==> v2: inputs <==
==> flow/design.v <==
`default_nettype none
module organ_tone (
    input  logic        clk,
    input  logic        rst,
    input  logic [3:0]  SW,
    output logic        tone,
    output logic [15:0] lcd_freq
);
logic newclock;  
logic reset;  
logic [31:0]d;  
logic [31:0]desiredfreq;  
logic [23:0] LcdDisplay;  
logic [31:0] ScopeInfoB;  
getdesiredfreq getfreq (.clk(clk), .SW(SW[3:1]),.desiredfreq(desiredfreq),
.LcdDisplay(LcdDisplay),.LcdinfoDisplay(lcd_freq),.ScopeInfoB(ScopeInfoB));
counter counter1(.clk(clk), .reset(reset | rst), .Q(d));
clockdiv clockdiv1(.d(d),.desiredfreq(desiredfreq),.clk(clk),.rst(rst),.reset(reset),.newclock(newclock));
mux2 mux (.a(newclock), .b(1'b0),.sel(SW[0]),.out(tone));
endmodule
module counter(input logic clk, input logic reset, output logic [31:0] Q);
always_ff @ (posedge (clk))
begin 
	if (reset)
		begin
		Q<=32'b1;
		end
	else
		Q<=Q+32'b1;
end
endmodule
module clockdiv (input logic [31:0] d,input logic [31:0] desiredfreq,input logic clk, input logic rst, output logic reset, output logic newclock);
always_ff @ (posedge (clk))
begin
	if (rst)
		begin
		newclock<=1'b0;
		reset<=1'b0;
		end
	else if (d==((32'd25000000/(desiredfreq))-32'd1))
		begin
		newclock<=1'b1;
		end
	else if (d>=((32'd50000000/(desiredfreq))-32'b1))
		begin
		newclock<=1'b0;
		reset<=1'b1;
		end
	else
		begin
		newclock<= newclock;
		reset<=1'b0;
		end
end
endmodule
module getdesiredfreq (
input logic clk, 
input logic [2:0] SW,
output logic [31:0] desiredfreq, 
output logic [23:0] LcdDisplay,
output logic [15:0] LcdinfoDisplay,
output logic [31:0] ScopeInfoB);
parameter character_0 =8'h30;
parameter character_1 =8'h31;
parameter character_2 =8'h32;
parameter character_3 =8'h33;
parameter character_4 =8'h34;
parameter character_5 =8'h35;
parameter character_6 =8'h36;
parameter character_7 =8'h37;
parameter character_8 =8'h38;
parameter character_9 =8'h39;
parameter character_A =8'h41;
parameter character_B =8'h42;
parameter character_C =8'h43;
parameter character_D =8'h44;
parameter character_E =8'h45;
parameter character_F =8'h46;
parameter character_G =8'h47;
parameter character_H =8'h48;
parameter character_I =8'h49;
parameter character_J =8'h4A;
parameter character_K =8'h4B;
parameter character_L =8'h4C;
parameter character_M =8'h4D;
parameter character_N =8'h4E;
parameter character_O =8'h4F;
parameter character_P =8'h50;
parameter character_Q =8'h51;
parameter character_R =8'h52;
parameter character_S =8'h53;
parameter character_T =8'h54;
parameter character_U =8'h55;
parameter character_V =8'h56;
parameter character_W =8'h57;
parameter character_X =8'h58;
parameter character_Y =8'h59;
parameter character_Z =8'h5A;
parameter character_lowercase_a= 8'h61;
parameter character_lowercase_b= 8'h62;
parameter character_lowercase_c= 8'h63;
parameter character_lowercase_d= 8'h64;
parameter character_lowercase_e= 8'h65;
parameter character_lowercase_f= 8'h66;
parameter character_lowercase_g= 8'h67;
parameter character_lowercase_h= 8'h68;
parameter character_lowercase_i= 8'h69;
parameter character_lowercase_j= 8'h6A;
parameter character_lowercase_k= 8'h6B;
parameter character_lowercase_l= 8'h6C;
parameter character_lowercase_m= 8'h6D;
parameter character_lowercase_n= 8'h6E;
parameter character_lowercase_o= 8'h6F;
parameter character_lowercase_p= 8'h70;
parameter character_lowercase_q= 8'h71;
parameter character_lowercase_r= 8'h72;
parameter character_lowercase_s= 8'h73;
parameter character_lowercase_t= 8'h74;
parameter character_lowercase_u= 8'h75;
parameter character_lowercase_v= 8'h76;
parameter character_lowercase_w= 8'h77;
parameter character_lowercase_x= 8'h78;
parameter character_lowercase_y= 8'h79;
parameter character_lowercase_z= 8'h7A;
parameter character_colon = 8'h3A;           
parameter character_stop = 8'h2E;            
parameter character_semi_colon = 8'h3B;    
parameter character_minus = 8'h2D;          
parameter character_divide = 8'h2F;          
parameter character_plus = 8'h2B;           
parameter character_comma = 8'h2C;           
parameter character_less_than = 8'h3C;     
parameter character_greater_than = 8'h3E;  
parameter character_equals = 8'h3D;          
parameter character_question = 8'h3F;       
parameter character_dollar = 8'h24;          
parameter character_space=8'h20;            
parameter character_exclaim=8'h21;           
always_comb
	case(SW[2:0])
	3'b000: 
		begin
		desiredfreq=32'd523; 
		LcdDisplay={character_D,character_O,character_space}; 
		LcdinfoDisplay=16'h0523;
		ScopeInfoB={character_S,character_0,character_0,character_0};
		end
	3'b001: 
		begin 
		desiredfreq=32'd587; 
		LcdDisplay={character_R,character_E,character_space}; 
		LcdinfoDisplay=16'h0587;
		ScopeInfoB={character_S,character_0,character_0,character_1};
		end
	3'b010: 
		begin 
		desiredfreq=32'd659; 
		LcdDisplay={character_M, character_E,character_space}; 
		LcdinfoDisplay=16'h0659;
		ScopeInfoB={character_S,character_0,character_1,character_0};
		end
	3'b011: 
		begin 
		desiredfreq=32'd698; 
		LcdDisplay={character_F, character_A,character_space}; 
		LcdinfoDisplay=16'h0698;
		ScopeInfoB={character_S,character_0,character_1,character_1};
		end
	3'b100: 
		begin 
		desiredfreq=32'd783; 
		LcdDisplay={character_S, character_O,character_space}; 
		LcdinfoDisplay=16'h0783;
		ScopeInfoB={character_S,character_1,character_0,character_0};
		end
	3'b101: 
		begin 
		desiredfreq=32'd880; 
		LcdDisplay={character_L, character_A,character_space}; 
		LcdinfoDisplay=16'h0880;
		ScopeInfoB={character_S,character_1,character_0,character_1};
		end
	3'b110: 
		begin 
		desiredfreq=32'd987; 
		LcdDisplay={character_T, character_I,character_space};
		LcdinfoDisplay=16'h0987;
		ScopeInfoB={character_S,character_1,character_1,character_0};
		end
	3'b111: 
		begin 
		desiredfreq=32'd1046; 
		LcdDisplay={character_D, character_O, character_2};
		LcdinfoDisplay=16'h1046;
		ScopeInfoB={character_S,character_1,character_1,character_1};
		end
	default:
		begin 
		desiredfreq=32'd1000; 
		LcdDisplay={character_N, character_O,character_space};		
		LcdinfoDisplay=16'h1000;
		ScopeInfoB={character_S,character_lowercase_z,character_lowercase_z,character_lowercase_z};
		end 
	endcase
endmodule
module mux2 (input logic a, input logic b, input logic sel, output logic out);
assign out=sel?a:b;
endmodule
==> flow/run.sh <==
#!/bin/bash
# the make line also repeats each setting of config.mk as NAME=value (left out here)
make -C /OpenROAD-flow-scripts/flow DESIGN_CONFIG=/design/flow/config.mk WORK_HOME=/design/flow/orfs CLKGATE_MAP_FILE= finish
==> flow/config.mk <==
export PLATFORM = sky130hd
export DESIGN_NAME = organ_tone
export DESIGN_NICKNAME = organ_tone
export VERILOG_FILES = /design/flow/design.v
export SDC_FILE = /design/flow/constraint.sdc
export NUM_CORES = 4
export LEC_CHECK = 0
export CAP_MARGIN = 20
export CORE_ASPECT_RATIO = 1.84
export CORE_MARGIN = 2
export CORE_UTILIZATION = 59
export CTS_CLUSTER_DIAMETER = 86
export GPL_ROUTABILITY_DRIVEN = 1
export MAX_ROUTING_LAYER = met5
export PLACE_DENSITY = 0.62
export SETUP_SLACK_MARGIN = 5.0
export SLEW_MARGIN = 20
export TNS_END_PERCENT = 5
==> flow/constraint.sdc <==
create_clock -name core_clock -period 113.0 [get_ports {clk}]
set_input_delay 22.6000 -clock core_clock [delete_from_list [all_inputs] [get_ports {clk}]]
set_output_delay 22.6000 -clock core_clock [all_outputs]
set_load 0.01 [all_outputs]
==> inputs of v38, as changes to v2 <==
Settings changed: CORE_UTILIZATION 59 to 46, CTS_CLUSTER_DIAMETER 86 to unset, PLACE_DENSITY 0.62 to 0.57, TNS_END_PERCENT 5 to unset.
==> flow/constraint.sdc (replaced) <==
create_clock -name core_clock -period 88.2 [get_ports {clk}]
set_input_delay 17.6400 -clock core_clock [delete_from_list [all_inputs] [get_ports {clk}]]
set_output_delay 17.6400 -clock core_clock [all_outputs]
set_load 0.01 [all_outputs]
==> inputs of v28, as changes to v2 <==
Settings changed: ABC_AREA set to 1, CORE_ASPECT_RATIO 1.84 to unset, CORE_UTILIZATION 59 to 72, CTS_CLUSTER_DIAMETER 86 to 380, GPL_ROUTABILITY_DRIVEN 1 to unset, HOLD_SLACK_MARGIN set to -0.1, MAX_ROUTING_LAYER met5 to met4, PLACE_DENSITY 0.62 to unset, SETUP_SLACK_MARGIN 5.0 to unset, TNS_END_PERCENT 5 to unset.
==> flow/constraint.sdc (replaced) <==
create_clock -name core_clock -period 54.6 [get_ports {clk}]
set_input_delay 10.9200 -clock core_clock [delete_from_list [all_inputs] [get_ports {clk}]]
set_output_delay 10.9200 -clock core_clock [all_outputs]
set_load 0.01 [all_outputs]
==> results <==
Of v38 and v2, v2 has the higher worst hold slack (gap 16 ps).
Of v38 and v2, v38 has the higher critical path depth (gap 13).
Between v38 and v2, the lower routed wire length is in v2 (gap 19%, measured against v2).
Core utilization: v38 is lower than v2 (7.5 points).
Via count: v38 is higher than v2 (3.4%).
v28 stopped in detailed placement (3_5_place_dp). v2 went through all stages and came out clean. v38 completed with no timing, DRC or antenna violations.
Against v2, the non-clock buffer count of v38 is higher by 422.
